[design/flow/design.v]
module detect_module 
(
    CLK, RSTn,
	 RX_Pin_In,
	 H2L_Sig
);
    input CLK;
	 input RSTn;
	 input RX_Pin_In;
	 output H2L_Sig;
	 reg H2L_F1;
	 reg H2L_F2;
	 always @ ( posedge CLK or negedge RSTn )
	     if( !RSTn )
		      begin
				    H2L_F1 <= 1'b1;
					 H2L_F2 <= 1'b1;
				end
		  else
		      begin
				    H2L_F1 <= RX_Pin_In;
					 H2L_F2 <= H2L_F1;
				end
	assign H2L_Sig = H2L_F2 & !H2L_F1;
endmodule
module rx_bps_module
(
    CLK, RSTn,
	 Count_Sig, 
	 BPS_CLK
);
    input CLK;
	 input RSTn;
	 input Count_Sig;
	 output BPS_CLK;
	 reg [12:0]Count_BPS;
	 always @ ( posedge CLK or negedge RSTn )
	    if( !RSTn )
		     Count_BPS <= 13'd0;
		 else if( Count_BPS == 13'd5207 )
		     Count_BPS <= 13'd0;
		 else if( Count_Sig )
		     Count_BPS <= Count_BPS + 1'b1;
		 else
		     Count_BPS <= 13'd0;
    assign BPS_CLK = ( Count_BPS == 12'd2604 ) ? 1'b1 : 1'b0;
endmodule
module rx_control_module
(
    CLK, RSTn,
	 H2L_Sig, RX_Pin_In, BPS_CLK, RX_En_Sig,
    Count_Sig, RX_Data, RX_Done_Sig
);
    input CLK;
	 input RSTn;
	 input H2L_Sig;
	 input RX_En_Sig;
	 input RX_Pin_In;
	 input BPS_CLK;
	 output Count_Sig;
	 output [7:0]RX_Data;
	 output RX_Done_Sig;
	 reg [3:0]i;
	 reg [7:0]rData;
	 reg isCount;
	 reg isDone;
	 always @ ( posedge CLK or negedge RSTn )
	     if( !RSTn )
		      begin 
		          i <= 4'd0;
					 rData <= 8'd0;
					 isCount <= 1'b0;
					 isDone <= 1'b0;	 
				end
		  else if( RX_En_Sig )
		      case ( i )
			       4'd0 :
					 if( H2L_Sig ) begin i <= i + 1'b1; isCount <= 1'b1; end
					 4'd1 : 
					 if( BPS_CLK ) begin i <= i + 1'b1; end
					 4'd2, 4'd3, 4'd4, 4'd5, 4'd6, 4'd7, 4'd8, 4'd9 :
					 if( BPS_CLK ) begin i <= i + 1'b1; rData[ i - 2 ] <= RX_Pin_In; end
					 4'd10 :
					 if( BPS_CLK ) begin i <= i + 1'b1; end
					 4'd11 :
					 if( BPS_CLK ) begin i <= i + 1'b1; end
					 4'd12 :
					 begin i <= i + 1'b1; isDone <= 1'b1; isCount <= 1'b0; end
					 4'd13 :
					 begin i <= 4'd0; isDone <= 1'b0; end
				endcase
	 assign Count_Sig = isCount;
	 assign RX_Data = rData;
	 assign RX_Done_Sig = isDone;
endmodule
module rx_module
(
    CLK, RSTn,
    RX_Pin_In, RX_En_Sig,
	 RX_Done_Sig, RX_Data
);
    input CLK;
	 input RSTn;
	 input RX_Pin_In;
	 input RX_En_Sig;
	 output [7:0]RX_Data;
	 output RX_Done_Sig;
	 wire H2L_Sig;
	 detect_module U1
	 (
	     .CLK( CLK ),
		  .RSTn( RSTn ),
		  .RX_Pin_In( RX_Pin_In ),     
		  .H2L_Sig( H2L_Sig )          
	 );
	 wire BPS_CLK;
	 rx_bps_module U2
	 (
	     .CLK( CLK ),
		  .RSTn( RSTn ),
		  .Count_Sig( Count_Sig ),    
		  .BPS_CLK( BPS_CLK )         
	 );
	 wire Count_Sig;
	 rx_control_module U3
	 (
	     .CLK( CLK ),
		  .RSTn( RSTn ),
		  .H2L_Sig( H2L_Sig ),       
		  .RX_En_Sig( RX_En_Sig ),   
		  .RX_Pin_In( RX_Pin_In ),   
		  .BPS_CLK( BPS_CLK ),       
		  .Count_Sig( Count_Sig ),     
		  .RX_Data( RX_Data ),         
		  .RX_Done_Sig( RX_Done_Sig )  
	 );
endmodule
module control_module
(
    CLK, RSTn,
	RX_Done_Sig,
	RX_Data,
	RX_En_Sig,
	RX_Data_Out,
	RX_Valid_Out
);
    input CLK;
	input RSTn;
	input RX_Done_Sig;
	input [7:0]RX_Data;
	output RX_En_Sig;
	output [7:0]RX_Data_Out;
	output RX_Valid_Out;
	reg [7:0]rData_0;
	reg isEn;
	reg isValid;
    always @ ( posedge CLK or negedge RSTn )
	    if( !RSTn )
		    begin rData_0 <= 8'd0; isEn <= 1'b0; isValid <= 1'b0; end
		else if( RX_Done_Sig )     
		    begin rData_0 <= RX_Data; isEn <= 1'b0; isValid <= 1'b1; end
		else begin isEn <= 1'b1; isValid <= 1'b0; end
	assign RX_Data_Out  = rData_0 ;
	assign RX_En_Sig = isEn;
	assign RX_Valid_Out = isValid;
endmodule
module rx_module_demo
(
    CLK, RSTn,
	RX_Pin_In,
	RX_Data_Out,
	RX_Valid_Out
);
    input CLK;
	input RSTn;
	input RX_Pin_In;
    output [7:0]RX_Data_Out;
    output RX_Valid_Out;
	wire RX_Done_Sig;
	wire [7:0]RX_Data;
	rx_module U1
	(
	    .CLK( CLK ),
		.RSTn( RSTn ),
		.RX_Pin_In( RX_Pin_In ),    
		.RX_En_Sig( RX_En_Sig ),    
		.RX_Done_Sig( RX_Done_Sig ),   
		.RX_Data( RX_Data )            
	);
	wire RX_En_Sig;
	wire [7:0]Output_Data;
	wire Output_Valid;
	control_module U2
	(
	    .CLK( CLK ),
	    .RSTn( RSTn ),
		.RX_Done_Sig( RX_Done_Sig ),   
		.RX_Data( RX_Data ),           
		.RX_En_Sig( RX_En_Sig ),       
		.RX_Data_Out( Output_Data ),   
		.RX_Valid_Out( Output_Valid )  
	);
	 assign RX_Data_Out = Output_Data;
	 assign RX_Valid_Out = Output_Valid;
endmodule
module data_pro
(
	input clk,
	input rstn,
	input [7:0] data_in,
	input data_valid,
	output [15:0] delay_set_a, 
	output [15:0] delay_set_b,
	output [15:0] delay_set_c, 
	output [15:0] delay_set_d,
	output [15:0] duty_cycle,
	output [15:0] sub_clk_feq,
	output [15:0] sub_clk_scl
);
	reg [7:0] funct;
	reg [15:0] data;
	reg [1:0] state;
	reg update;
	reg [15:0] delay_set_a_reg;
	reg [15:0] delay_set_b_reg;
	reg [15:0] delay_set_c_reg;
	reg [15:0] delay_set_d_reg;
	reg [15:0] duty_cycle_reg;
	reg [15:0] sub_clk_feq_reg;
	reg [15:0] sub_clk_scl_reg;
	always @(posedge clk or negedge rstn) begin		 
		if (!rstn) begin
			funct <= 8'd0;
			data <= 15'd0;
			state <= 2'd0;
			update <= 1'b0;
		end
		else if (data_valid) begin
			case (state)							 
				2'd0: begin					 
					funct <= data_in;
					state <= state + 1;
					update <= 1'b0;
				end
				2'd1: begin					 
					data[15:8] <= data_in;
					state <= state +1;
					update <= 1'b0;
				end
				2'd2: begin 					 
					data[7:0] <= data_in;
					state <= 2'd0;
					update <= 1'b1;
				end
				default: begin
					funct <= 8'd0;
					data[15:0] <= 15'd0;
					state <= 2'd0;
					update <= 1'b0;
				end
			endcase
		end
		else begin
			update <= 1'b0;
		end
	end
	always @(posedge clk or negedge rstn) begin		 
		if (!rstn) begin
			delay_set_a_reg <= 15'd0;				 
			delay_set_b_reg <= 15'd10;
			delay_set_c_reg <= 15'd20;
			delay_set_d_reg <= 15'd30;
			duty_cycle_reg <= 15'd5;
			sub_clk_scl_reg <= 15'd1000;
			sub_clk_feq_reg <= 15'd10;
		end
		else if (update) begin
			case (funct)
				8'd65: delay_set_a_reg <= data;
				8'd66: delay_set_b_reg <= data;
				8'd67: delay_set_c_reg <= data;
				8'd68: delay_set_d_reg <= data;
				8'd69: duty_cycle_reg <= data;
				8'd70: if (data != 16'd0) sub_clk_feq_reg <= data;	 
				8'd83: if (data != 16'd0) sub_clk_scl_reg <= data;
				8'd0: ;
				default: ;
			endcase
		end
	end
	assign delay_set_a = delay_set_a_reg;
	assign delay_set_b = delay_set_b_reg;
	assign delay_set_c = delay_set_c_reg;
	assign delay_set_d = delay_set_d_reg;
	assign duty_cycle = duty_cycle_reg;
	assign sub_clk_feq = sub_clk_feq_reg;
	assign sub_clk_scl = sub_clk_scl_reg;
endmodule
module ch_output_module
(
	input clk,
	input rstn,
	input [15:0] sub_clk_feq,
	input [15:0] sub_clk_scl,
	input [15:0] duty_cycle,
	input [15:0] delay_set,
	output ch_output
);
	reg ch_output_reg;
	reg [15:0] sub_clk_count;
	reg [15:0] subsub_clk_count;
	reg [15:0] subsub_count;
	wire [15:0] sub_clk_sum;
	wire [15:0] subsub_clk_sum;
	assign sub_clk_sum = 50000000 / sub_clk_feq;
	assign subsub_clk_sum = 50000000 / sub_clk_scl;
	always @(posedge clk or negedge rstn) begin 
		if (!rstn) begin
			ch_output_reg <= 0;
			sub_clk_count <= 0;
			subsub_clk_count <=0;
			subsub_count <= 0;
		end else if (sub_clk_count >= sub_clk_sum) begin
			sub_clk_count <= 0;
			subsub_clk_count <= 0;
			subsub_count <=0;
			if (delay_set == 0) begin 
				ch_output_reg <= 1;
			end else begin
				ch_output_reg <= 0;
			end
		end else if (subsub_clk_count >= subsub_clk_sum) begin
			subsub_clk_count <= 0;
			subsub_count <= subsub_count + 1;
			if ( (subsub_count < delay_set - 1) & (delay_set != 0) ) begin
				ch_output_reg <= 0;
			end else if (subsub_count < (delay_set + duty_cycle - 1) ) begin 
				ch_output_reg <= 1;
			end else if (subsub_count >= (delay_set + duty_cycle - 1) ) begin 
				ch_output_reg <= 0;
			end
		end else begin
			sub_clk_count <= sub_clk_count + 1;
			subsub_clk_count <= subsub_clk_count + 1;
		end
	end
	assign ch_output = ch_output_reg;
endmodule
module abcd_output
(
	input clk,						 
	input rstn,
	input rx_pin_in,
	output ch_a_output, ch_b_output, ch_c_output, ch_d_output
);
	wire [7:0] rx_data_out;			 
	wire rx_valid;					 
	wire [15:0] delay_set_a;		 
	wire [15:0] delay_set_b;
	wire [15:0] delay_set_c;
	wire [15:0] delay_set_d;		
	wire [15:0] duty_cycle;			 
	wire [15:0] sub_clk_feq;
	wire [15:0] sub_clk_scl;
	rx_module_demo u1				 
	(
		.CLK(clk),
		.RSTn(rstn),
		.RX_Pin_In(rx_pin_in),		 
		.RX_Data_Out(rx_data_out),	 
		.RX_Valid_Out(rx_valid)
	);
	data_pro u2						 
	(
		.clk(clk),
		.rstn(rstn),
		.data_in(rx_data_out),		 
		.data_valid(rx_valid),
		.delay_set_a(delay_set_a),	 
		.delay_set_b(delay_set_b),
		.delay_set_c(delay_set_c),
		.delay_set_d(delay_set_d),
		.duty_cycle(duty_cycle),	 
		.sub_clk_feq(sub_clk_feq),	 
		.sub_clk_scl(sub_clk_scl)	 
	);
	ch_output_module u_a
	(
		.clk(clk),
		.sub_clk_feq(sub_clk_feq),
		.sub_clk_scl(sub_clk_scl),
		.rstn(rstn),
		.delay_set(delay_set_a),
		.duty_cycle(duty_cycle),
		.ch_output(ch_a_output)
	);
	ch_output_module u_b
	(
		.clk(clk),
		.sub_clk_feq(sub_clk_feq),
		.sub_clk_scl(sub_clk_scl),
		.rstn(rstn),
		.delay_set(delay_set_b),
		.duty_cycle(duty_cycle),
		.ch_output(ch_b_output)
	);
	ch_output_module u_c
	(
		.clk(clk),
		.sub_clk_feq(sub_clk_feq),
		.sub_clk_scl(sub_clk_scl),
		.rstn(rstn),
		.delay_set(delay_set_c),
		.duty_cycle(duty_cycle),
		.ch_output(ch_c_output)
	);
	ch_output_module u_d
	(
		.clk(clk),
		.sub_clk_feq(sub_clk_feq),
		.sub_clk_scl(sub_clk_scl),
		.rstn(rstn),
		.delay_set(delay_set_d),
		.duty_cycle(duty_cycle),
		.ch_output(ch_d_output)
	);
endmodule
[design/flow/run.sh]
#!/bin/bash
# the make line also repeats each setting of config.mk as NAME=value (left out here)
make -C /OpenROAD-flow-scripts/flow DESIGN_CONFIG=/design/flow/config.mk WORK_HOME=/design/flow/orfs CLKGATE_MAP_FILE= finish
[design/flow/config.mk]
export PLATFORM = sky130hd
export DESIGN_NAME = abcd_output
export DESIGN_NICKNAME = abcd_output
export VERILOG_FILES = /design/flow/design.v
export SDC_FILE = /design/flow/constraint.sdc
export NUM_CORES = 4
export LEC_CHECK = 0
export CAP_MARGIN = 20
export CORE_MARGIN = 2
export CORE_UTILIZATION = 70
export SLEW_MARGIN = 20
[design/flow/constraint.sdc]
create_clock -name core_clock -period 85.4 [get_ports {clk}]
set_input_delay 17.0800 -clock core_clock [delete_from_list [all_inputs] [get_ports {clk}]]
set_output_delay 17.0800 -clock core_clock [all_outputs]
set_load 0.01 [all_outputs]
==> impl_metrics.toml, run 1 <==
# synthesis and place-and-route metrics
[outcome]
outcome = "finished clean"

[logic_synthesis]
yosys.area_share.adder_pct = 18.2
synth-edff-count = 0
netlist_area_um2 = 74200
ys_warn_count = 6
synth_xor_xnor_area_share_pct = 9.89
post_synth.cell_area_avg_um2 = 7.44
synth.area.top_cells = "sky130_fd_sc_hd__ha_1, sky130_fd_sc_hd__dfrtp_1, sky130_fd_sc_hd__xnor2_1"
simple_gate_portion_of_the_synthesized_area_pct = 24.2
synth_seq_share_pct = 12.7
syn_inst = 9973
post-synth-top-area-fraction_pct = 18.1
mux_share_pct = 4.91
yosysUniqueCellTypes = 136
ys_top_cells_by_count = "sky130_fd_sc_hd__ha_1, sky130_fd_sc_hd__nor2_1, sky130_fd_sc_hd__nand2_1"
ys_seq_elements = 374
most_frequently_used_cell_type_in_the_post_synthesis_netlist = "sky130_fd_sc_hd__ha_1"
flop_cell = "sky130_fd_sc_hd__dfrtp_1"
synth_compound_gate_area_share_pct = 26.3
yosysCellCount = 9973
synth_async_sr_flop_share_pct = 100
ys_chip_area_um2 = 74200
synthTopLogicFamily = "AND-OR/OR-AND gates"
yosysTopAreaCell = "sky130_fd_sc_hd__ha_1"
fp_nets = 11100

[finish]
postLayoutCoreUtil_pct = 78.5
layout.nets = 11400
layout.filler_cells = 7718
layout-area-overhead-vs-synth_pct = 11.3
final_area_um2 = 82500

[grt]
grt_antenna_before_repair = 8
global_route.overflow_total = 0
grt_usage_pct = 40.5
first_pass_grt_wire_length_mm = 368
pin_count_of_the_biggest_net_entering_global_routing = 105
via_count_of_the_first_global_routing_pass = 73800

[flow_run]
cap_violations = 0
log.warning_count = 48

[detailed_routing]
wl_met1_mm = 96.6
highest_layer = "met5"
met2RoutedLength_mm = 107
initialDrtViolationCount = 7349
detail_route.wirelength_mm = 237
drtPass1Iterations = 8
detail-route-antenna-nets = 0
drt-wirelength-per-cell_um = 20.2
via_per_inst = 6.74
dr_total_vias = 79100
drcViolationCount = 0
route.met3.wl_mm = 20.9

[critical_path]
worst_r2r_path_depth = 439
worst_path_most_repeated_cell = "sky130_fd_sc_hd__a21o_1"
rrSetupSlack_ps = 3900
required_ps = 85890
timing.critical_path.from = "u2.sub_clk_scl_reg[1]$_DFFE_PN0P_"
crit_cells = 439
timing.critical_path.fanout_max = 21
rr_endpoint = "u_a.sub_clk_count[15]$_DFFE_PN0P_"
crit_buf_inv = 24
timing_worst_setup_path_type = "register to register"
critical_path_s_largest_stage_delay_ps = 530
startpoint_type = "register"
worstSetupEndpoint = "u_a.sub_clk_count[15]$_DFFE_PN0P_"
crit-reg2reg-launch = "u2.sub_clk_scl_reg[1]$_DFFE_PN0P_"
end_kind = "register"
critical_path_arrival_ps = 81990
crit_path_top_delay_cell = "sky130_fd_sc_hd__or4_4"
crit_family = "AND-OR/OR-AND gates"

[final_timing]
finalSetupViolations = 0
timing.final.max_slew_violations = 0
postLayoutSetupSlackWorst_ps = 3900
post-route-period-util_pct = 95.4
timing_worst_slew_pin_value_ps = 1230
worst_slew_margin_rel_pct = 16.7
finalHoldViolations = 0
fmaxAchievable_mhz = 12.3
fin_crit_ps = 81500
setup_skew_after_layout_ps = 62.1

[floorplan]
dieWidth_um = 329
fp.coreArea_um2 = 105000
placement_rows = 119
die.size.y_um = 329
fp_util_pct = 70.5
floorplan.io_pins = 7
die_area_um2 = 109000

[cts]
cts-root-to-sink-buffers = 3
tritoncts.num_buffers = 42
cts-htree-levels = 2
clock.latency.late_pin_ps = 640
clkTransAtPathRegs_ps = 60
clk_sinks = 374
tritoncts = "done"
cts.root.buffer_cell = "sky130_fd_sc_hd__clkbuf_16"

[worst_hold_path]
hold_start = "u1.U1.U1.H2L_F1$_DFF_PN1_"
hold-path-cell-count = 0
min_delay_worst_endpoint = "u1.U1.U1.H2L_F2$_DFF_PN1_"
hold_path.class = "register to register"

[place]
placement.cell_area_um2 = 77900
place.detailed.hpwl_mm = 173
pre_cts_slack_ps = -2730
gp_congestion = 1.00
placement.io_buffers = 6
-- per-stage QoR --
stage | instances | hold slack [ps] | setup TNS [ps]
finish | 11700 | 377 | 0
CTS | 11600 | 375 | 0
global placement | 11500 | 362 | -20740
global route | 11700 | 380 | -116260
detailed placement | 11500 | 367 | -430810
floorplan | 9973 | 351 | 0
-- routing by layer --
layer,vias up,global-route usage [%]
li1,37400,-
met4,8,18.1
met5,-,0
met1,37200,52.2
met3,851,6.29
met2,3704,67.0
-- repair_timing --
action                                  4_1_cts  5_1_grt
gates resized                                47      423
cloned                                        4       12
buffers inserted                             17      138
hold buffers                                  0        0
pin swaps                                    13      127
endpoints found under the setup margin      196      196
-- final cells by class --
type                       instances  area [µm²]  area share, %
multi-input combinational       8863       63800           77.4
timing repair inverter             1        5.00        0.00607
clock inverter                    22         367          0.444
timing repair buffer             535        4200           5.09
tap                             1391        1740           2.11
sequential                       374        9390           11.4
clock buffer                      52        1100           1.33
inverter                         477        1830           2.21
antenna                           20        50.0         0.0607
==> run 2: changes to the inputs <==
- ABC_AREA: unset -> 1
- CAP_MARGIN: 20 -> 5
- CORE_ASPECT_RATIO: unset -> 0.83
- CORE_UTILIZATION: 70 -> 72
- CTS_CLUSTER_DIAMETER: unset -> 75
- MAX_ROUTING_LAYER: unset -> met4
- PLACE_DENSITY: unset -> 0.61
- SETUP_SLACK_MARGIN: unset -> 0.24
- SLEW_MARGIN: 20 -> 25
- clock period: 85.4 -> 57.9 ns (I/O delays scaled with it)
==> impl_metrics.toml, run 2 <==
# implementation run metrics
[logic_synthesis]
ys_top_cells_by_count = "sky130_fd_sc_hd__nand2_1, sky130_fd_sc_hd__inv_1, sky130_fd_sc_hd__ha_1"
ys_chip_area_um2 = 76300
yosysUniqueCellTypes = 97
synth_async_sr_flop_share_pct = 100
synth_xor_xnor_area_share_pct = 9.62
fp_nets = 12900
synth.area.top_cells = "sky130_fd_sc_hd__ha_1, sky130_fd_sc_hd__nand2_1, sky130_fd_sc_hd__dfrtp_1"
yosysTopAreaCell = "sky130_fd_sc_hd__ha_1"
syn_inst = 11800
synth_compound_gate_area_share_pct = 18.5
ys_seq_elements = 374
post_synth.cell_area_avg_um2 = 6.48
simple_gate_portion_of_the_synthesized_area_pct = 32.2
yosys.area_share.adder_pct = 17.7
yosysCellCount = 11800
synth_seq_share_pct = 12.3
synth-edff-count = 0
flop_cell = "sky130_fd_sc_hd__dfrtp_1"
synthTopLogicFamily = "simple AND/OR/NAND/NOR gates"
netlist_area_um2 = 76300
most_frequently_used_cell_type_in_the_post_synthesis_netlist = "sky130_fd_sc_hd__nand2_1"
mux_share_pct = 0.0820
ys_warn_count = 6
post-synth-top-area-fraction_pct = 17.6

[outcome]
outcome = "stopped before the end"
run.stop_error = "[ERROR GRT-0232] Routing congestion too high. Check the congestion heatmap in the GUI."
stage_at_which_the_flow_ended = "global routing (5_1_grt)"

[floorplan]
die_area_um2 = 109000
fp.coreArea_um2 = 105000
die.size.y_um = 301
floorplan.io_pins = 7
placement_rows = 108
dieWidth_um = 361
fp_util_pct = 72.8

[cts]
clk_sinks = 374
post_cts_hold_buffer_count = 0
tritoncts.num_buffers = 41
cts-root-to-sink-buffers = 3
cts.root.buffer_cell = "sky130_fd_sc_hd__clkbuf_16"
cts-htree-levels = 2

[place]
pre_cts_slack_ps = -3070
placement.cell_area_um2 = 89000
placement.io_buffers = 6
placed_cells = 14300
gp_congestion = 1.03
place.detailed.hpwl_mm = 189

[grt]
global_route.overflow_total = 22400
grt_usage_pct = 124
==> run 2: repair_timing <==
action,CTS
setup buffers,185
resized,313
pin swaps,236
gates cloned,22
setup endpoints to repair,196
==> run 2: metal layers <==
layer	GRT overflow	GRT usage, %
met5	-	-
met4	2120	120
met3	523	89.0
met2	19200	188
met1	532	96.8
==> run 2: per-stage QoR <==
step / utilization, %
after floorplan: -
after global placement: 84.8
after detailed placement: 84.8
after CTS: 88.8
==> run 3: changes to the inputs <==
- CAP_MARGIN: 5 -> 20
- CORE_ASPECT_RATIO: 0.83 -> unset
- CORE_UTILIZATION: 72 -> 70
- CTS_CLUSTER_DIAMETER: 75 -> unset
- MAX_ROUTING_LAYER: met4 -> unset
- PLACE_DENSITY: 0.61 -> unset
- SETUP_SLACK_MARGIN: 0.24 -> -1.13
- SLEW_MARGIN: 25 -> 20
- TNS_END_PERCENT: unset -> 80
- clock period: 57.9 -> 57.6 ns (I/O delays scaled with it)
==> impl_metrics.toml, run 3 <==
# synthesis and place-and-route metrics
[outcome]
outcome = "finished with violations"
violatedChecks = "setup timing"

[place]
place.detailed.hpwl_mm = 179
gp_congestion = 1.00
placed_cells = 13700
placement.io_buffers = 6
placement.cell_area_um2 = 84400

[final_timing]
timing_worst_slew_pin_value_ps = 1060
postLayoutSetupSlackWorst_ps = -788
grt_setup_unrepaired = "yes"
finalHoldViolations = 0
post-route-period-util_pct = 101
fmaxAchievable_mhz = 17.1
timing.final.max_slew_violations = 0
worst_slew_margin_rel_pct = 27.7
finalSetupViolations = 196
setup_skew_after_layout_ps = 27.0
fin_crit_ps = 58390

[cts]
post_cts_hold_buffer_count = 0
cts.root.buffer_cell = "sky130_fd_sc_hd__clkbuf_16"
clk_sinks = 374
cts-root-to-sink-buffers = 3
tritoncts = "done"
tritoncts.num_buffers = 43
clkTransAtPathRegs_ps = 60
cts-htree-levels = 2
clock.latency.late_pin_ps = 600

[logic_synthesis]
ys_chip_area_um2 = 76300
yosysCellCount = 11800
most_frequently_used_cell_type_in_the_post_synthesis_netlist = "sky130_fd_sc_hd__nand2_1"
yosys.area_share.adder_pct = 17.7
netlist_area_um2 = 76300
synth.area.top_cells = "sky130_fd_sc_hd__ha_1, sky130_fd_sc_hd__nand2_1, sky130_fd_sc_hd__dfrtp_1"
flop_cell = "sky130_fd_sc_hd__dfrtp_1"
yosysTopAreaCell = "sky130_fd_sc_hd__ha_1"
syn_inst = 11800
synth_async_sr_flop_share_pct = 100
synth-edff-count = 0
fp_nets = 12900
post_synth.cell_area_avg_um2 = 6.48
synth_xor_xnor_area_share_pct = 9.62
synthTopLogicFamily = "simple AND/OR/NAND/NOR gates"
ys_seq_elements = 374
yosysUniqueCellTypes = 97
synth_compound_gate_area_share_pct = 18.5
ys_top_cells_by_count = "sky130_fd_sc_hd__nand2_1, sky130_fd_sc_hd__inv_1, sky130_fd_sc_hd__ha_1"
ys_warn_count = 6
mux_share_pct = 0.0820
simple_gate_portion_of_the_synthesized_area_pct = 32.2
post-synth-top-area-fraction_pct = 17.6
synth_seq_share_pct = 12.3

[detailed_routing]
met2RoutedLength_mm = 113
route.met3.wl_mm = 17.0
drcViolationCount = 0
detail-route-antenna-nets = 0
dr_total_vias = 84900
via_per_inst = 6.04
detail_route.wirelength_mm = 241
drt-wirelength-per-cell_um = 17.2
wl_met1_mm = 94.4
initialDrtViolationCount = 7146
drtPass1Iterations = 9
highest_layer = "met4"

[floorplan]
fp.coreArea_um2 = 109000
placement_rows = 121
die.size.y_um = 334
floorplan.io_pins = 7
die_area_um2 = 112000
dieWidth_um = 334
fp_util_pct = 70.3

[critical_path]
critical_path_s_largest_stage_delay_ps = 400
worstSetupEndpoint = "u_b.sub_clk_count[15]$_DFFE_PN0P_"
worst_r2r_path_depth = 444
critical_path_arrival_ps = 58860
rr_endpoint = "u_b.sub_clk_count[15]$_DFFE_PN0P_"
crit_buf_inv = 69
crit-reg2reg-launch = "u2.sub_clk_scl_reg[1]$_DFFE_PN0P_"
worst_path_most_repeated_cell = "sky130_fd_sc_hd__nand2_1"
end_kind = "register"
timing_worst_setup_path_type = "register to register"
timing.critical_path.fanout_max = 26
crit_family = "simple AND/OR/NAND/NOR gates"
required_ps = 58080
rrSetupSlack_ps = -790
startpoint_type = "register"
timing.critical_path.from = "u2.sub_clk_scl_reg[1]$_DFFE_PN0P_"
crit_cells = 444
crit_path_top_delay_cell = "sky130_fd_sc_hd__dfrtp_1"

[finish]
layout.nets = 13700
layout.filler_cells = 7362
layoutNonFillerInstCount = 14000
final_area_um2 = 90300
flop_area_um2 = 9390
multi_input_comb_area_um2 = 63900
layout-area-overhead-vs-synth_pct = 18.3

[worst_hold_path]
hold_path.class = "register to register"
hold_start = "u1.U1.U1.H2L_F1$_DFF_PN1_"
min_delay_worst_endpoint = "u1.U1.U1.H2L_F2$_DFF_PN1_"
hold-path-cell-count = 0

[grt]
global_route.overflow_total = 0
grt_usage_pct = 39.6
grt_antenna_before_repair = 3
first_pass_grt_wire_length_mm = 375
via_count_of_the_first_global_routing_pass = 80200
pin_count_of_the_biggest_net_entering_global_routing = 113

[flow_run]
log.warning_count = 48
cap_violations = 0
[run 3: repair_timing]
item                                    CTS  global route
endpoints found under the setup margin  196           196
gates cloned                              3            17
buffers inserted                         42           181
endpoints found under the hold margin     0             0
pin swaps                                42           335
resized                                  92           580
[run 3: through the flow]
stage / setup WS [ps] / hold slack, ps / utilization [%] / TNS [ps]
floorplan: -2920 / 354 / - / -525350
global placement: -1090 / 358 / 77.7 / -86720
detailed placement: -2590 / 360 / 77.7 / -407090
CTS: -1130 / 370 / 79.7 / -174180
global route: -4910 / 375 / 83.2 / -863810
finish: -788 / 370 / 83.2 / -71250
[run 3: final cells by class]
cell class / count / share of cell area, %
repair buffers: 940 / 8.10
clock inverters: 20 / 0.316
flip-flops and latches: 374 / 10.4
well taps: 1414 / 1.96
diodes: 1 / 0.00277
clock buffers: 58 / 1.38
inverters: 1594 / 7.00
multi-input cells: 9622 / 70.7
repair inverters: 15 / 0.119
[run 3: routing by layer]
layer,global-route usage (%),up-vias
li1,-,41200
met1,46.5,39000
met2,69.9,3522
met3,4.81,1140
met4,21.6,0
met5,0,-
==> run 4: changes to the inputs <==
- ABC_AREA: 1 -> unset
- CAP_MARGIN: 20 -> 10
- CELL_PAD_IN_SITES_DETAIL_PLACEMENT: unset -> 2
- CELL_PAD_IN_SITES_GLOBAL_PLACEMENT: unset -> 3
- CORE_MARGIN: 2 -> 10
- CORE_UTILIZATION: 70 -> 25
- CTS_CLUSTER_DIAMETER: unset -> 321
- MIN_ROUTING_LAYER: unset -> met2
- SETUP_SLACK_MARGIN: -1.13 -> unset
- TNS_END_PERCENT: 80 -> 15
- clock period: 57.6 -> 110.0 ns (I/O delays scaled with it)
==> impl_metrics.toml, run 4 <==
# synthesis and place-and-route metrics
[outcome]
outcome = "finished clean"

[logic_synthesis]
synth_seq_share_pct = 12.7
post_synth.cell_area_avg_um2 = 7.44
yosysCellCount = 9973
synth_compound_gate_area_share_pct = 26.3
fp_nets = 11100
ys_seq_elements = 374
flop_cell = "sky130_fd_sc_hd__dfrtp_1"
most_frequently_used_cell_type_in_the_post_synthesis_netlist = "sky130_fd_sc_hd__ha_1"
ys_warn_count = 6
yosysUniqueCellTypes = 136
ys_chip_area_um2 = 74200
synth_async_sr_flop_share_pct = 100
yosys.area_share.adder_pct = 18.2
yosysTopAreaCell = "sky130_fd_sc_hd__ha_1"
ys_top_cells_by_count = "sky130_fd_sc_hd__ha_1, sky130_fd_sc_hd__nor2_1, sky130_fd_sc_hd__nand2_1"
netlist_area_um2 = 74200
post-synth-top-area-fraction_pct = 18.1
mux_share_pct = 4.91
synth-edff-count = 0
synth_xor_xnor_area_share_pct = 9.89
syn_inst = 9973
synthTopLogicFamily = "AND-OR/OR-AND gates"
synth.area.top_cells = "sky130_fd_sc_hd__ha_1, sky130_fd_sc_hd__dfrtp_1, sky130_fd_sc_hd__xnor2_1"
simple_gate_portion_of_the_synthesized_area_pct = 24.2

[critical_path]
worstSetupEndpoint = "u_a.sub_clk_count[15]$_DFFE_PN0P_"
startpoint_type = "register"
critical_path_s_largest_stage_delay_ps = 780
rr_endpoint = "u_a.sub_clk_count[15]$_DFFE_PN0P_"
end_kind = "register"
crit_path_top_delay_cell = "sky130_fd_sc_hd__or4_4"
timing.critical_path.fanout_max = 43
required_ps = 110550
crit_buf_inv = 23
timing.critical_path.from = "u2.sub_clk_scl_reg[0]$_DFFE_PN0P_"
timing_worst_setup_path_type = "register to register"
crit_family = "AND-OR/OR-AND gates"
crit_cells = 449
rrSetupSlack_ps = 8380
worst_r2r_path_depth = 449
worst_path_most_repeated_cell = "sky130_fd_sc_hd__a21o_1"
critical_path_arrival_ps = 102160
crit-reg2reg-launch = "u2.sub_clk_scl_reg[0]$_DFFE_PN0P_"

[detailed_routing]
initialDrtViolationCount = 10400
drt-wirelength-per-cell_um = 23.6
dr_total_vias = 105000
via_per_inst = 7.56
detail_route.wirelength_mm = 328
detail-route-antenna-nets = 0
drtPass1Iterations = 6
drcViolationCount = 0

[place]
gp_congestion = 0.929
placement.cell_area_um2 = 79100
place.detailed.hpwl_mm = 251
placement.io_buffers = 6
placed_cells = 13800

[final_timing]
finalHoldViolations = 0
fmaxAchievable_mhz = 9.84
fin_crit_ps = 101620
timing_worst_slew_pin_value_ps = 1110
setup_skew_after_layout_ps = 111
finalSetupViolations = 0
worst_slew_margin_rel_pct = 25.9
timing.final.max_slew_violations = 0
post-route-period-util_pct = 92.4

[cts]
cts.root.buffer_cell = "sky130_fd_sc_hd__clkbuf_16"
clock.latency.late_pin_ps = 710
tritoncts = "done"
cts-htree-levels = 2
clkTransAtPathRegs_ps = 70
tritoncts.num_buffers = 48
cts-root-to-sink-buffers = 3
clk_sinks = 374

[grt]
grt_usage_pct = 29.8
first_pass_grt_wire_length_mm = 500
pin_count_of_the_biggest_net_entering_global_routing = 111
global_route.overflow_total = 0
via_count_of_the_first_global_routing_pass = 123000
grt_antenna_before_repair = 0

[floorplan]
fp_util_pct = 25.2
die_area_um2 = 319000
die.size.y_um = 565
placement_rows = 199
floorplan.io_pins = 7
fp.coreArea_um2 = 295000
dieWidth_um = 565

[worst_hold_path]
hold_start = "u1.U1.U1.H2L_F1$_DFF_PN1_"
hold-path-cell-count = 0
hold_path.class = "register to register"
min_delay_worst_endpoint = "u1.U1.U1.H2L_F2$_DFF_PN1_"

[finish]
layout.nets = 11000
postLayoutCoreUtil_pct = 27.7
final_area_um2 = 81600
layout.filler_cells = 34500
layoutNonFillerInstCount = 13900
layout-area-overhead-vs-synth_pct = 10.0

[flow_run]
log.warning_count = 46
cap_violations = 0
[run 4: final cells by class]
type                    count  area (µm²)  share of cell area (%)
well taps                3919        4900                    6.01
clock buffers              66        1350                    1.65
inverters                 477        1830                    2.24
diodes                     40         100                   0.123
flip-flops and latches    374        9390                    11.5
repair buffers            165        1320                    1.61
clock inverters            24         404                   0.495
multi-input cells        8849       62300                    76.3
repair inverters            1        5.00                 0.00613
[run 4: per-stage QoR]
stage               setup TNS (ps)  setup WS (ps)  hold slack [ps]
floorplan                        0          19050              351
CTS                              0           1520              366
finish                           0           8380              364
detailed placement               0           2050              357
global route                 -1150           -102              376
global placement                 0           3350              355
[run 4: per-layer routing]
| layer | up-vias | wire length [µm] | global-route usage [%] |
|---|---|---|---|
| met3 | 1395 | 143000 | 42.8 |
| met5 | - | 2300 | 6.78 |
| met1 | 36600 | 0 | - |
| met4 | 66 | 12700 | 2.70 |
| met2 | 31000 | 171000 | 35.2 |
| li1 | 36100 | - | - |
[run 4: repair_timing]
item | in CTS | in global routing
resized | 0 | 99
setup endpoints to repair | 0 | 196
setup buffers | 0 | 28
hold buffers | 0 | 0
==> run 5: changes to the inputs <==
- ABC_AREA: unset -> 1
- CELL_PAD_IN_SITES_GLOBAL_PLACEMENT: 3 -> 1
- CORE_ASPECT_RATIO: unset -> 0.77
- CORE_MARGIN: 10 -> 9
- CORE_UTILIZATION: 25 -> 34
- CTS_CLUSTER_DIAMETER: 321 -> 198
- GPL_ROUTABILITY_DRIVEN: unset -> 0
- MIN_ROUTING_LAYER: met2 -> unset
- PLACE_DENSITY_LB_ADDON: unset -> 0.06
- SETUP_SLACK_MARGIN: unset -> -2.0
- SLEW_MARGIN: 20 -> 25
- TNS_END_PERCENT: 15 -> 90
- clock period: 110.0 -> 95.9 ns (I/O delays scaled with it)
==> impl_metrics.toml, run 5 <==
# synthesis and place-and-route metrics
[place]
placement.cell_area_um2 = 79400
pre_cts_slack_ps = 8440
placed_cells = 14700
placement.io_buffers = 6
place.detailed.hpwl_mm = 244

[critical_path]
crit-reg2reg-launch = "u2.sub_clk_scl_reg[0]$_DFFE_PN0P_"
critical_path_arrival_ps = 88180
crit_cells = 440
rr_endpoint = "u_c.subsub_count[15]$_DFFE_PN0P_"
timing_worst_setup_path_type = "register to register"
crit_path_top_delay_cell = "sky130_fd_sc_hd__inv_1"
worst_r2r_path_depth = 440
worstSetupEndpoint = "u_c.subsub_count[15]$_DFFE_PN0P_"
timing.critical_path.from = "u2.sub_clk_scl_reg[0]$_DFFE_PN0P_"
crit_buf_inv = 55
worst_path_most_repeated_cell = "sky130_fd_sc_hd__nand2_1"
crit_family = "AND-OR/OR-AND gates"
startpoint_type = "register"
timing.critical_path.fanout_max = 33
rrSetupSlack_ps = 8220
required_ps = 96400
end_kind = "register"
critical_path_s_largest_stage_delay_ps = 870

[logic_synthesis]
netlist_area_um2 = 76300
synth_compound_gate_area_share_pct = 18.5
synthTopLogicFamily = "simple AND/OR/NAND/NOR gates"
ys_top_cells_by_count = "sky130_fd_sc_hd__nand2_1, sky130_fd_sc_hd__inv_1, sky130_fd_sc_hd__ha_1"
synth_xor_xnor_area_share_pct = 9.62
ys_seq_elements = 374
yosys.area_share.adder_pct = 17.7
ys_warn_count = 6
mux_share_pct = 0.0820
syn_inst = 11800
yosysTopAreaCell = "sky130_fd_sc_hd__ha_1"
ys_chip_area_um2 = 76300
most_frequently_used_cell_type_in_the_post_synthesis_netlist = "sky130_fd_sc_hd__nand2_1"
yosysCellCount = 11800
synth-edff-count = 0
flop_cell = "sky130_fd_sc_hd__dfrtp_1"
post-synth-top-area-fraction_pct = 17.6
synth_seq_share_pct = 12.3
simple_gate_portion_of_the_synthesized_area_pct = 32.2
yosysUniqueCellTypes = 97
synth_async_sr_flop_share_pct = 100
fp_nets = 12900
post_synth.cell_area_avg_um2 = 6.48
synth.area.top_cells = "sky130_fd_sc_hd__ha_1, sky130_fd_sc_hd__nand2_1, sky130_fd_sc_hd__dfrtp_1"

[cts]
clk_sinks = 374
tritoncts.num_buffers = 48
cts.root.buffer_cell = "sky130_fd_sc_hd__clkbuf_16"
post_cts.resized_instances = 0
tritoncts = "done"
clkTransAtPathRegs_ps = 60
cts-root-to-sink-buffers = 3
cts.repair_timing.setup_buffer_count = 0
post_cts_hold_buffer_count = 0
clock.latency.late_pin_ps = 620
cts-htree-levels = 2

[grt]
pin_count_of_the_biggest_net_entering_global_routing = 154
first_pass_grt_wire_length_mm = 478
grt_usage_pct = 23.7
global_route.overflow_total = 0
grt_antenna_before_repair = 4
via_count_of_the_first_global_routing_pass = 86200

[flow_run]
log.warning_count = 45
cap_violations = 0

[worst_hold_path]
hold_path.class = "register to register"
hold_start = "u1.U1.U1.H2L_F1$_DFF_PN1_"
hold-path-cell-count = 0
min_delay_worst_endpoint = "u1.U1.U1.H2L_F2$_DFF_PN1_"

[final_timing]
fmaxAchievable_mhz = 11.4
postLayoutSetupSlackWorst_ps = 8220
post-route-period-util_pct = 91.4
worst_slew_margin_rel_pct = 21.8
timing.final.max_slew_violations = 0
fin_crit_ps = 87680
totalNegativeSetupSlack_ps = 0
finalSetupViolations = 0
finalHoldViolations = 0
timing_worst_slew_pin_value_ps = 1160
setup_skew_after_layout_ps = 31.3

[detailed_routing]
dr_total_vias = 79500
initialDrtViolationCount = 3334
drt-wirelength-per-cell_um = 20.0
drtPass1Iterations = 6
via_per_inst = 5.38
detail_route.wirelength_mm = 296
drcViolationCount = 0
detail-route-antenna-nets = 0

[outcome]
outcome = "finished clean"

[finish]
final_area_um2 = 81100
layoutNonFillerInstCount = 14800
layout-area-overhead-vs-synth_pct = 6.30
postLayoutCoreUtil_pct = 36.4
layout.filler_cells = 27400
layout.nets = 12800

[floorplan]
placement_rows = 152
dieWidth_um = 558
floorplan.io_pins = 7
fp.coreArea_um2 = 223000
die_area_um2 = 242000
die.size.y_um = 434
fp_util_pct = 34.2
run 5: final cells by class:
| cell class | count | area (µm²) | area share [%] |
|---|---|---|---|
| diodes | 5 | 12.5 | 0.0154 |
| clock buffers | 60 | 1320 | 1.62 |
| clock inverters | 28 | 392 | 0.483 |
| inverters | 1594 | 6060 | 7.46 |
| multi-input cells | 9618 | 59600 | 73.4 |
| flip-flops and latches | 374 | 9390 | 11.6 |
| well taps | 3003 | 3760 | 4.63 |
| repair buffers | 77 | 631 | 0.777 |
run 5: through the flow:
stage          hold slack [ps]
2_1_floorplan              354
3_3_place_gp               364
3_5_place_dp               358
4_1_cts                    371
5_1_grt                    375
6_report                   370
run 5: per-layer routing:
layer | part of all wire (%) | wire length (µm) | global-route usage, % | vias to the layer above
met5 | 0 | 0 | 0 | -
met4 | 1.3 | 3750 | 3.03 | 0
met3 | 1.9 | 5700 | 1.27 | 202
met2 | 45 | 132000 | 39.5 | 673
met1 | 52 | 154000 | 34.4 | 39300
li1 | - | - | - | 39200
==> run 6: changes to the inputs <==
- ABC_AREA: 1 -> unset
- CAP_MARGIN: 10 -> 20
- CELL_PAD_IN_SITES_DETAIL_PLACEMENT: 2 -> unset
- CELL_PAD_IN_SITES_GLOBAL_PLACEMENT: 1 -> unset
- CORE_ASPECT_RATIO: 0.77 -> unset
- CORE_MARGIN: 9 -> 2
- CORE_UTILIZATION: 34 -> 40
- CTS_CLUSTER_DIAMETER: 198 -> unset
- GPL_ROUTABILITY_DRIVEN: 0 -> unset
- PLACE_DENSITY_LB_ADDON: 0.06 -> unset
- SETUP_SLACK_MARGIN: -2.0 -> unset
- SLEW_MARGIN: 25 -> 20
- TNS_END_PERCENT: 90 -> unset
- clock period: 95.9 -> 66.2 ns (I/O delays scaled with it)
==> impl_metrics.toml, run 6 <==
# synthesis and place-and-route metrics
[outcome]
outcome = "finished with violations"
violatedChecks = "setup timing"

[floorplan]
fp.coreArea_um2 = 185000
fp_util_pct = 40.1
floorplan.io_pins = 7
die.size.y_um = 435
die_area_um2 = 189000
placement_rows = 158
dieWidth_um = 435

[cts]
clkTransAtPathRegs_ps = 60
clock.latency.late_pin_ps = 570
tritoncts = "done"
tritoncts.num_buffers = 43
cts.root.buffer_cell = "sky130_fd_sc_hd__clkbuf_16"
cts-htree-levels = 2
cts-root-to-sink-buffers = 3
clk_sinks = 374
post_cts_hold_buffer_count = 0

[flow_run]
cap_violations = 0
log.warning_count = 48

[logic_synthesis]
most_frequently_used_cell_type_in_the_post_synthesis_netlist = "sky130_fd_sc_hd__ha_1"
ys_top_cells_by_count = "sky130_fd_sc_hd__ha_1, sky130_fd_sc_hd__nor2_1, sky130_fd_sc_hd__nand2_1"
post-synth-top-area-fraction_pct = 18.1
synth_xor_xnor_area_share_pct = 9.89
fp_nets = 11100
simple_gate_portion_of_the_synthesized_area_pct = 24.2
synth-edff-count = 0
synth_seq_share_pct = 12.7
synth_async_sr_flop_share_pct = 100
ys_seq_elements = 374
syn_inst = 9973
flop_cell = "sky130_fd_sc_hd__dfrtp_1"
yosysCellCount = 9973
mux_share_pct = 4.91
post_synth.cell_area_avg_um2 = 7.44
ys_warn_count = 6
ys_chip_area_um2 = 74200
yosysUniqueCellTypes = 136
netlist_area_um2 = 74200
synth.area.top_cells = "sky130_fd_sc_hd__ha_1, sky130_fd_sc_hd__dfrtp_1, sky130_fd_sc_hd__xnor2_1"
synthTopLogicFamily = "AND-OR/OR-AND gates"
yosys.area_share.adder_pct = 18.2
yosysTopAreaCell = "sky130_fd_sc_hd__ha_1"
synth_compound_gate_area_share_pct = 26.3

[grt]
global_route.overflow_total = 0
via_count_of_the_first_global_routing_pass = 89400
first_pass_grt_wire_length_mm = 447
pin_count_of_the_biggest_net_entering_global_routing = 166
grt_usage_pct = 28.4
grt_antenna_before_repair = 4

[final_timing]
fin_crit_ps = 75970
finalSetupViolations = 196
totalNegativeSetupSlack_ps = -1879550
finalHoldViolations = 0
timing.final.max_slew_violations = 0
worst_slew_margin_rel_pct = 32.7
grt_setup_unrepaired = "yes"
post-route-period-util_pct = 115
fmaxAchievable_mhz = 13.2
postLayoutSetupSlackWorst_ps = -9770
timing_worst_slew_pin_value_ps = 1010
setup_skew_after_layout_ps = 12.0

[critical_path]
timing_worst_setup_path_type = "register to register"
rr_endpoint = "u_b.ch_output_reg$_DFFE_PN0P_"
crit-reg2reg-launch = "u2.sub_clk_feq_reg[10]$_DFFE_PN0P_"
crit_family = "AND-OR/OR-AND gates"
worstSetupEndpoint = "u_b.ch_output_reg$_DFFE_PN0P_"
end_kind = "register"
critical_path_arrival_ps = 76420
timing.critical_path.fanout_max = 7
worst_path_most_repeated_cell = "sky130_fd_sc_hd__buf_4"
crit_buf_inv = 164
worst_r2r_path_depth = 489
required_ps = 66650
startpoint_type = "register"
timing.critical_path.from = "u2.sub_clk_feq_reg[10]$_DFFE_PN0P_"
rrSetupSlack_ps = -9770
crit_cells = 489
crit_path_top_delay_cell = "sky130_fd_sc_hd__or4_4"
critical_path_s_largest_stage_delay_ps = 560

[worst_hold_path]
hold_path.class = "register to register"
hold-path-cell-count = 0
hold_start = "u1.U1.U1.H2L_F1$_DFF_PN1_"
min_delay_worst_endpoint = "u1.U1.U1.H2L_F2$_DFF_PN1_"

[detailed_routing]
dr_total_vias = 89400
initialDrtViolationCount = 5826
via_per_inst = 5.58
drt-wirelength-per-cell_um = 17.5
detail_route.wirelength_mm = 280
drtPass1Iterations = 7
detail-route-antenna-nets = 0
drcViolationCount = 0

[place]
gp_congestion = 0.955
place.detailed.hpwl_mm = 210
placed_cells = 15400
pre_cts_slack_ps = -13340
placement.io_buffers = 6

[finish]
postLayoutCoreUtil_pct = 60.4
layout.filler_cells = 16100
layout.nets = 14600
layoutNonFillerInstCount = 16000
layout-area-overhead-vs-synth_pct = 50.4
## run 6: final cells by class
cell class	instances	area [µm²]	area share, %
Antenna cell	1	2.50	0.00224
Clock buffer	61	1250	1.12
Clock inverter	17	239	0.214
Inverter	477	1830	1.64
Multi-Input combinational cell	8851	66900	60.0
Sequential cell	374	9390	8.42
Tap cell	2480	3100	2.78
Timing Repair Buffer	3755	28800	25.8
Timing Repair inverter	1	6.26	0.00561
## run 6: timing repair
item | in CTS | in global routing
pin swaps | 334 | 390
setup buffers | 459 | 122
gates cloned | 5 | 1
endpoints found under the setup margin | 196 | 196
resized | 445 | 394
## run 6: routing by layer
metal / global-route usage (%) / routed length, µm / vias up
li1: - / - / 43700
met1: 35.4 / 122000 / 42700
met3: 2.59 / 12600 / 688
met2: 50.3 / 134000 / 2295
met5: 0 / 13 / -
met4: 10.8 / 11700 / 2
## run 6: stage by stage
stage | hold slack, ps | area (µm²)
2_1_floorplan | 351 | 76900
3_5_place_dp | 357 | 102000
5_1_grt | 371 | 112000
3_3_place_gp | 355 | 102000
4_1_cts | 363 | 109000
6_report | 362 | 112000
==> run 7: changes to the inputs <==
- ABC_AREA: unset -> 1
- CORE_UTILIZATION: 40 -> 72
- CTS_CLUSTER_SIZE: unset -> 36
- HOLD_SLACK_MARGIN: unset -> 0.27
- PLACE_DENSITY_LB_ADDON: unset -> 0.28
- clock period: 66.2 -> 86.9 ns (I/O delays scaled with it)
==> impl_metrics.toml, run 7 <==
# synthesis and place-and-route metrics
[outcome]
outcome = "finished clean"

[floorplan]
die_area_um2 = 109000
dieWidth_um = 330
fp_util_pct = 72.5
placement_rows = 119
floorplan.io_pins = 7
fp.coreArea_um2 = 105000
die.size.y_um = 330

[final_timing]
fmaxAchievable_mhz = 12.6
finalSetupViolations = 0
setup_skew_after_layout_ps = 46.5
timing_worst_slew_pin_value_ps = 997
grt_setup_unrepaired = "no"
timing.final.max_slew_violations = 0
post-route-period-util_pct = 91.2
totalNegativeSetupSlack_ps = 0
postLayoutSetupSlackWorst_ps = 7660
final.hold.worst_slack_ps = 371
worst_slew_margin_rel_pct = 33.3
finalHoldViolations = 0
fin_crit_ps = 79240

[critical_path]
crit_family = "AND-OR/OR-AND gates"
required_ps = 87390
worstSetupEndpoint = "u_c.sub_clk_count[0]$_DFFE_PN0P_"
crit_path_top_delay_cell = "sky130_fd_sc_hd__clkinv_1"
startpoint_type = "register"
rr_endpoint = "u_c.sub_clk_count[0]$_DFFE_PN0P_"
crit_cells = 443
worst_r2r_path_depth = 443
timing.critical_path.fanout_max = 36
critical_path_s_largest_stage_delay_ps = 680
timing.critical_path.from = "u2.sub_clk_feq_reg[0]$_DFFE_PN0P_"
timing_worst_setup_path_type = "register to register"
end_kind = "register"
crit-reg2reg-launch = "u2.sub_clk_feq_reg[0]$_DFFE_PN0P_"
worst_path_most_repeated_cell = "sky130_fd_sc_hd__nand2_1"
critical_path_arrival_ps = 79730
rrSetupSlack_ps = 7660
crit_buf_inv = 65

[cts]
cts-root-to-sink-buffers = 3
clk_sinks = 374
cts-htree-levels = 2
tritoncts = "done"
tritoncts.num_buffers = 42
cts.root.buffer_cell = "sky130_fd_sc_hd__clkbuf_16"
clkTransAtPathRegs_ps = 60
post_cts_hold_buffer_count = 0
clock.latency.late_pin_ps = 610

[finish]
layout.nets = 12800
layout-area-overhead-vs-synth_pct = 3.28
postLayoutCoreUtil_pct = 74.9
multi_input_comb_area_um2 = 59600
flop_area_um2 = 9390
layout.filler_cells = 8606

[logic_synthesis]
simple_gate_portion_of_the_synthesized_area_pct = 32.2
synthTopLogicFamily = "simple AND/OR/NAND/NOR gates"
yosys.area_share.adder_pct = 17.7
ys_warn_count = 6
ys_top_cells_by_count = "sky130_fd_sc_hd__nand2_1, sky130_fd_sc_hd__inv_1, sky130_fd_sc_hd__ha_1"
yosysTopAreaCell = "sky130_fd_sc_hd__ha_1"
post-synth-top-area-fraction_pct = 17.6
fp_nets = 12900
synth_xor_xnor_area_share_pct = 9.62
post_synth.cell_area_avg_um2 = 6.48
synth_seq_share_pct = 12.3
synth_compound_gate_area_share_pct = 18.5
synth-edff-count = 0
ys_chip_area_um2 = 76300
mux_share_pct = 0.0820
flop_cell = "sky130_fd_sc_hd__dfrtp_1"
netlist_area_um2 = 76300
synth_async_sr_flop_share_pct = 100
synth.area.top_cells = "sky130_fd_sc_hd__ha_1, sky130_fd_sc_hd__nand2_1, sky130_fd_sc_hd__dfrtp_1"
ys_seq_elements = 374
most_frequently_used_cell_type_in_the_post_synthesis_netlist = "sky130_fd_sc_hd__nand2_1"
yosysCellCount = 11800
syn_inst = 11800
yosysUniqueCellTypes = 97

[detailed_routing]
detail-route-antenna-nets = 0
via_per_inst = 6.11
drt-wirelength-per-cell_um = 17.1
drtPass1Iterations = 14
diodes = 0
initialDrtViolationCount = 6521
dr_total_vias = 80200
drcViolationCount = 0
detail_route.wirelength_mm = 224

[worst_hold_path]
hold-path-cell-count = 0
min_delay_worst_endpoint = "u1.U1.U1.H2L_F2$_DFF_PN1_"
hold_start = "u1.U1.U1.H2L_F1$_DFF_PN1_"
hold_path.class = "register to register"

[place]
placement.io_buffers = 6
place.detailed.hpwl_mm = 173
gp_congestion = 0.995
pre_cts_slack_ps = 4980

[grt]
pin_count_of_the_biggest_net_entering_global_routing = 106
grt_antenna_before_repair = 1
global_route.overflow_total = 0
grt_usage_pct = 39.8
via_count_of_the_first_global_routing_pass = 77100
first_pass_grt_wire_length_mm = 364

[flow_run]
cap_violations = 0
log.warning_count = 43
## run 7: metal layers
metal,part of all wire [%],GRT usage [%]
met2,47,69.8
met4,6.3,22.9
met3,7.1,5.44
met5,0,0
met1,40,46.5
## run 7: area by class of cell
cell class | count | area share, %
Multi-Input combinational cell | 9619 | 75.6
Sequential cell | 374 | 11.9
Inverter | 1594 | 7.73
Tap cell | 1391 | 2.21
Clock buffer | 51 | 1.47
Timing Repair Buffer | 71 | 0.717
Clock inverter | 25 | 0.313
Timing Repair inverter | 4 | 0.0286
## run 7: per-stage QoR
step           cells  cell area, µm²
2_1_floorplan  11800           76300
3_3_place_gp   13000           77300
3_5_place_dp   13000           77300
4_1_cts        13100           78700
5_1_grt        13100           78800
6_report       13100           78800
## run 7: what timing repair did
item                                    CTS  global route
gates resized                             0            20
buffers inserted                          0             5
endpoints found under the setup margin    0           196
endpoints found under the hold margin     0             0
==> run 8: changes to the inputs <==
- CAP_MARGIN: 20 -> 30
- CORE_ASPECT_RATIO: unset -> 0.77
- CORE_MARGIN: 2 -> 8
- CORE_UTILIZATION: 72 -> 50
- CTS_CLUSTER_DIAMETER: unset -> 75
- CTS_CLUSTER_SIZE: 36 -> unset
- HOLD_SLACK_MARGIN: 0.27 -> unset
- PLACE_DENSITY: unset -> 0.69
- PLACE_DENSITY_LB_ADDON: 0.28 -> unset
- SETUP_SLACK_MARGIN: unset -> -2.0
- SLEW_MARGIN: 20 -> 25
- clock period: 86.9 -> 95.9 ns (I/O delays scaled with it)
==> impl_metrics.toml, run 8 <==
# synthesis and place-and-route metrics
[cts]
post_cts_hold_buffer_count = 0
cts.root.buffer_cell = "sky130_fd_sc_hd__clkbuf_16"
post_cts.resized_instances = 0
tritoncts = "done"
clk_sinks = 374
cts-htree-levels = 2
tritoncts.num_buffers = 46
clock.latency.late_pin_ps = 610
cts.repair_timing.setup_buffer_count = 0
cts-root-to-sink-buffers = 3
clkTransAtPathRegs_ps = 60

[detailed_routing]
dr_total_vias = 76900
detail-route-antenna-nets = 0
drt-wirelength-per-cell_um = 15.9
drcViolationCount = 0
drtPass1Iterations = 8
diodes = 0
detail_route.wirelength_mm = 220
via_per_inst = 5.58
initialDrtViolationCount = 6370

[final_timing]
worst_slew_margin_rel_pct = 38.9
post-route-period-util_pct = 87.0
timing_worst_slew_pin_value_ps = 914
fin_crit_ps = 83440
setup_skew_after_layout_ps = 36.0
finalSetupViolations = 0
fmaxAchievable_mhz = 12.0
timing.final.max_slew_violations = 0
final.hold.worst_slack_ps = 373
grt_setup_unrepaired = "no"
postLayoutSetupSlackWorst_ps = 12460
totalNegativeSetupSlack_ps = 0
finalHoldViolations = 0

[logic_synthesis]
synth.area.top_cells = "sky130_fd_sc_hd__ha_1, sky130_fd_sc_hd__nand2_1, sky130_fd_sc_hd__dfrtp_1"
ys_seq_elements = 374
yosysTopAreaCell = "sky130_fd_sc_hd__ha_1"
netlist_area_um2 = 76300
synthTopLogicFamily = "simple AND/OR/NAND/NOR gates"
yosys.area_share.adder_pct = 17.7
yosysCellCount = 11800
simple_gate_portion_of_the_synthesized_area_pct = 32.2
fp_nets = 12900
synth_async_sr_flop_share_pct = 100
post-synth-top-area-fraction_pct = 17.6
synth_xor_xnor_area_share_pct = 9.62
post_synth.cell_area_avg_um2 = 6.48
flop_cell = "sky130_fd_sc_hd__dfrtp_1"
most_frequently_used_cell_type_in_the_post_synthesis_netlist = "sky130_fd_sc_hd__nand2_1"
ys_warn_count = 6
synth_compound_gate_area_share_pct = 18.5
yosysUniqueCellTypes = 97
ys_top_cells_by_count = "sky130_fd_sc_hd__nand2_1, sky130_fd_sc_hd__inv_1, sky130_fd_sc_hd__ha_1"
ys_chip_area_um2 = 76300
synth_seq_share_pct = 12.3
syn_inst = 11800
synth-edff-count = 0
mux_share_pct = 0.0820

[place]
pre_cts_slack_ps = 12890
place.detailed.hpwl_mm = 173
placement.io_buffers = 6
gp_congestion = 0.959
placement.cell_area_um2 = 78100

[flow_run]
log.warning_count = 42
cap_violations = 0

[critical_path]
crit_path_top_delay_cell = "sky130_fd_sc_hd__nor2_1"
rrSetupSlack_ps = 12460
crit-reg2reg-launch = "u2.sub_clk_feq_reg[0]$_DFFE_PN0P_"
startpoint_type = "register"
crit_family = "AND-OR/OR-AND gates"
worst_path_most_repeated_cell = "sky130_fd_sc_hd__nand2_1"
critical_path_arrival_ps = 83910
timing.critical_path.fanout_max = 36
crit_cells = 440
timing_worst_setup_path_type = "register to register"
end_kind = "register"
rr_endpoint = "u_b.ch_output_reg$_DFFE_PN0P_"
timing.critical_path.from = "u2.sub_clk_feq_reg[0]$_DFFE_PN0P_"
required_ps = 96370
worstSetupEndpoint = "u_b.ch_output_reg$_DFFE_PN0P_"
critical_path_s_largest_stage_delay_ps = 770
crit_buf_inv = 61
worst_r2r_path_depth = 440

[floorplan]
placement_rows = 125
floorplan.io_pins = 7
fp.coreArea_um2 = 151000
die.size.y_um = 359
dieWidth_um = 461
die_area_um2 = 166000
fp_util_pct = 50.5

[outcome]
outcome = "finished clean"

[grt]
via_count_of_the_first_global_routing_pass = 70400
first_pass_grt_wire_length_mm = 356
grt_antenna_before_repair = 4
grt_usage_pct = 25.0
pin_count_of_the_biggest_net_entering_global_routing = 120
global_route.overflow_total = 0

[finish]
layout.filler_cells = 14900
multi_input_comb_area_um2 = 59600
layout-area-overhead-vs-synth_pct = 4.59
layout.nets = 12800
final_area_um2 = 79800
flop_area_um2 = 9390

[worst_hold_path]
hold_path.class = "register to register"
hold-path-cell-count = 0
hold_start = "u1.U1.U1.H2L_F1$_DFF_PN1_"
min_delay_worst_endpoint = "u1.U1.U1.H2L_F2$_DFF_PN1_"
run 8: through the flow:
stage,std cells,utilization [%]
global route,13800,52.8
CTS,13800,52.7
detailed placement,13700,51.6
floorplan,11800,-
global placement,13700,51.6
finish,13800,52.8
run 8: area by class of cell:
class	count	area share, %
timing repair buffer	72	0.781
multi-input combinational	9618	74.6
inverter	1594	7.59
tap	2032	3.19
clock buffer	59	1.59
sequential	374	11.8
clock inverter	27	0.466
run 8: layer usage:
layer / share of wire [%] / track usage, % / wire [µm]
met5: 0 / 0 / 0
met1: 50 / 37.9 / 110000
met3: 6.4 / 2.22 / 14100
met2: 42 / 38.7 / 91500
met4: 1.9 / 4.58 / 4200
==> run 9: changes to the inputs <==
- ABC_AREA: 1 -> unset
- CAP_MARGIN: 30 -> 20
- CORE_ASPECT_RATIO: 0.77 -> unset
- CORE_MARGIN: 8 -> 2
- CORE_UTILIZATION: 50 -> 40
- CTS_CLUSTER_DIAMETER: 75 -> unset
- PLACE_DENSITY: 0.69 -> unset
- SETUP_SLACK_MARGIN: -2.0 -> unset
- SLEW_MARGIN: 25 -> 20
- clock period: 95.9 -> 110.0 ns (I/O delays scaled with it)
==> impl_metrics.toml, run 9 <==
# synthesis and place-and-route metrics
[flow_run]
cap_violations = 0
log.warning_count = 47

[final_timing]
timing_worst_slew_pin_value_ps = 1120
post-route-period-util_pct = 91.5
fmaxAchievable_mhz = 9.94
totalNegativeSetupSlack_ps = 0
finalHoldViolations = 0
grt_setup_unrepaired = "no"
setup_skew_after_layout_ps = 72.0
finalSetupViolations = 0
fin_crit_ps = 100630
worst_slew_margin_rel_pct = 25.4
postLayoutSetupSlackWorst_ps = 9370
timing.final.max_slew_violations = 0

[cts]
tritoncts.num_buffers = 45
cts-root-to-sink-buffers = 3
clock.latency.late_pin_ps = 660
clk_sinks = 374
cts.root.buffer_cell = "sky130_fd_sc_hd__clkbuf_16"
clkTransAtPathRegs_ps = 60
cts-htree-levels = 2
tritoncts = "done"

[floorplan]
floorplan.io_pins = 7
fp_util_pct = 40.1
placement_rows = 158
fp.coreArea_um2 = 185000
die.size.y_um = 435
die_area_um2 = 189000
dieWidth_um = 435

[detailed_routing]
drt-wirelength-per-cell_um = 18.7
detail_route.wirelength_mm = 231
detail-route-antenna-nets = 0
dr_total_vias = 73600
via_per_inst = 5.95
drcViolationCount = 0
drtPass1Iterations = 6
initialDrtViolationCount = 5411

[logic_synthesis]
ys_top_cells_by_count = "sky130_fd_sc_hd__ha_1, sky130_fd_sc_hd__nor2_1, sky130_fd_sc_hd__nand2_1"
post_synth.cell_area_avg_um2 = 7.44
yosysCellCount = 9973
synth_seq_share_pct = 12.7
yosysTopAreaCell = "sky130_fd_sc_hd__ha_1"
ys_warn_count = 6
fp_nets = 11100
mux_share_pct = 4.91
netlist_area_um2 = 74200
ys_seq_elements = 374
synth_xor_xnor_area_share_pct = 9.89
synthTopLogicFamily = "AND-OR/OR-AND gates"
most_frequently_used_cell_type_in_the_post_synthesis_netlist = "sky130_fd_sc_hd__ha_1"
synth_compound_gate_area_share_pct = 26.3
synth_async_sr_flop_share_pct = 100
yosysUniqueCellTypes = 136
syn_inst = 9973
simple_gate_portion_of_the_synthesized_area_pct = 24.2
post-synth-top-area-fraction_pct = 18.1
yosys.area_share.adder_pct = 18.2
flop_cell = "sky130_fd_sc_hd__dfrtp_1"
synth-edff-count = 0
synth.area.top_cells = "sky130_fd_sc_hd__ha_1, sky130_fd_sc_hd__dfrtp_1, sky130_fd_sc_hd__xnor2_1"
ys_chip_area_um2 = 74200

[critical_path]
timing.critical_path.fanout_max = 36
rrSetupSlack_ps = 9370
required_ps = 110450
critical_path_arrival_ps = 101080
crit-reg2reg-launch = "u2.sub_clk_feq_reg[0]$_DFFE_PN0P_"
timing_worst_setup_path_type = "register to register"
worst_path_most_repeated_cell = "sky130_fd_sc_hd__o21ai_0"
startpoint_type = "register"
crit_family = "AND-OR/OR-AND gates"
crit_path_top_delay_cell = "sky130_fd_sc_hd__a21oi_1"
crit_buf_inv = 28
rr_endpoint = "u_b.ch_output_reg$_DFFE_PN0P_"
critical_path_s_largest_stage_delay_ps = 870
worst_r2r_path_depth = 446
worstSetupEndpoint = "u_b.ch_output_reg$_DFFE_PN0P_"
crit_cells = 446
end_kind = "register"
timing.critical_path.from = "u2.sub_clk_feq_reg[0]$_DFFE_PN0P_"

[place]
place.detailed.hpwl_mm = 178
pre_cts_slack_ps = 7860
placement.io_buffers = 6
gp_congestion = 0.949

[grt]
first_pass_grt_wire_length_mm = 370
grt_antenna_before_repair = 5
global_route.overflow_total = 0
pin_count_of_the_biggest_net_entering_global_routing = 114
via_count_of_the_first_global_routing_pass = 69400
grt_usage_pct = 23.7

[outcome]
outcome = "finished clean"

[worst_hold_path]
hold_start = "u1.U1.U1.H2L_F1$_DFF_PN1_"
hold-path-cell-count = 0
hold_path.class = "register to register"
min_delay_worst_endpoint = "u1.U1.U1.H2L_F2$_DFF_PN1_"

[finish]
layout-area-overhead-vs-synth_pct = 6.03
layout.nets = 10900
layout.filler_cells = 18800
## run 9: metrics by stage
stage | instance area, µm² | hold slack [ps] | util [%] | cells
2_1_floorplan | 74200 | 351 | - | 9973
3_5_place_dp | 77000 | 354 | 41.6 | 12300
5_1_grt | 78600 | 374 | 42.5 | 12400
6_report | 78600 | 362 | 42.5 | 12400
4_1_cts | 78500 | 363 | 42.5 | 12400
3_3_place_gp | 77000 | 352 | 41.6 | 12300
## run 9: timing repair
action	CTS	global route
setup buffers	0	4
hold buffers	0	0
endpoints found under the setup margin	0	196
resized	0	8
## run 9: area by class of cell
cell class / count / area (µm²) / area share (%)
diodes: 3 / 7.51 / 0.00955
clock buffers: 61 / 1260 / 1.60
clock inverters: 21 / 292 / 0.371
inverters: 477 / 1800 / 2.29
multi-input cells: 8850 / 62000 / 78.8
flip-flops and latches: 374 / 9390 / 11.9
well taps: 2480 / 3100 / 3.95
repair buffers: 101 / 795 / 1.01
repair inverters: 1 / 5.00 / 0.00637
## run 9: routing by layer
metal  GRT usage, %  vias up  routed length, µm
met5              0        -                  0
met4           5.65        0               5440
met3           1.64      333              11700
met2           39.4     1885             104000
met1           33.2    35000             110000
li1               -    36400                  -
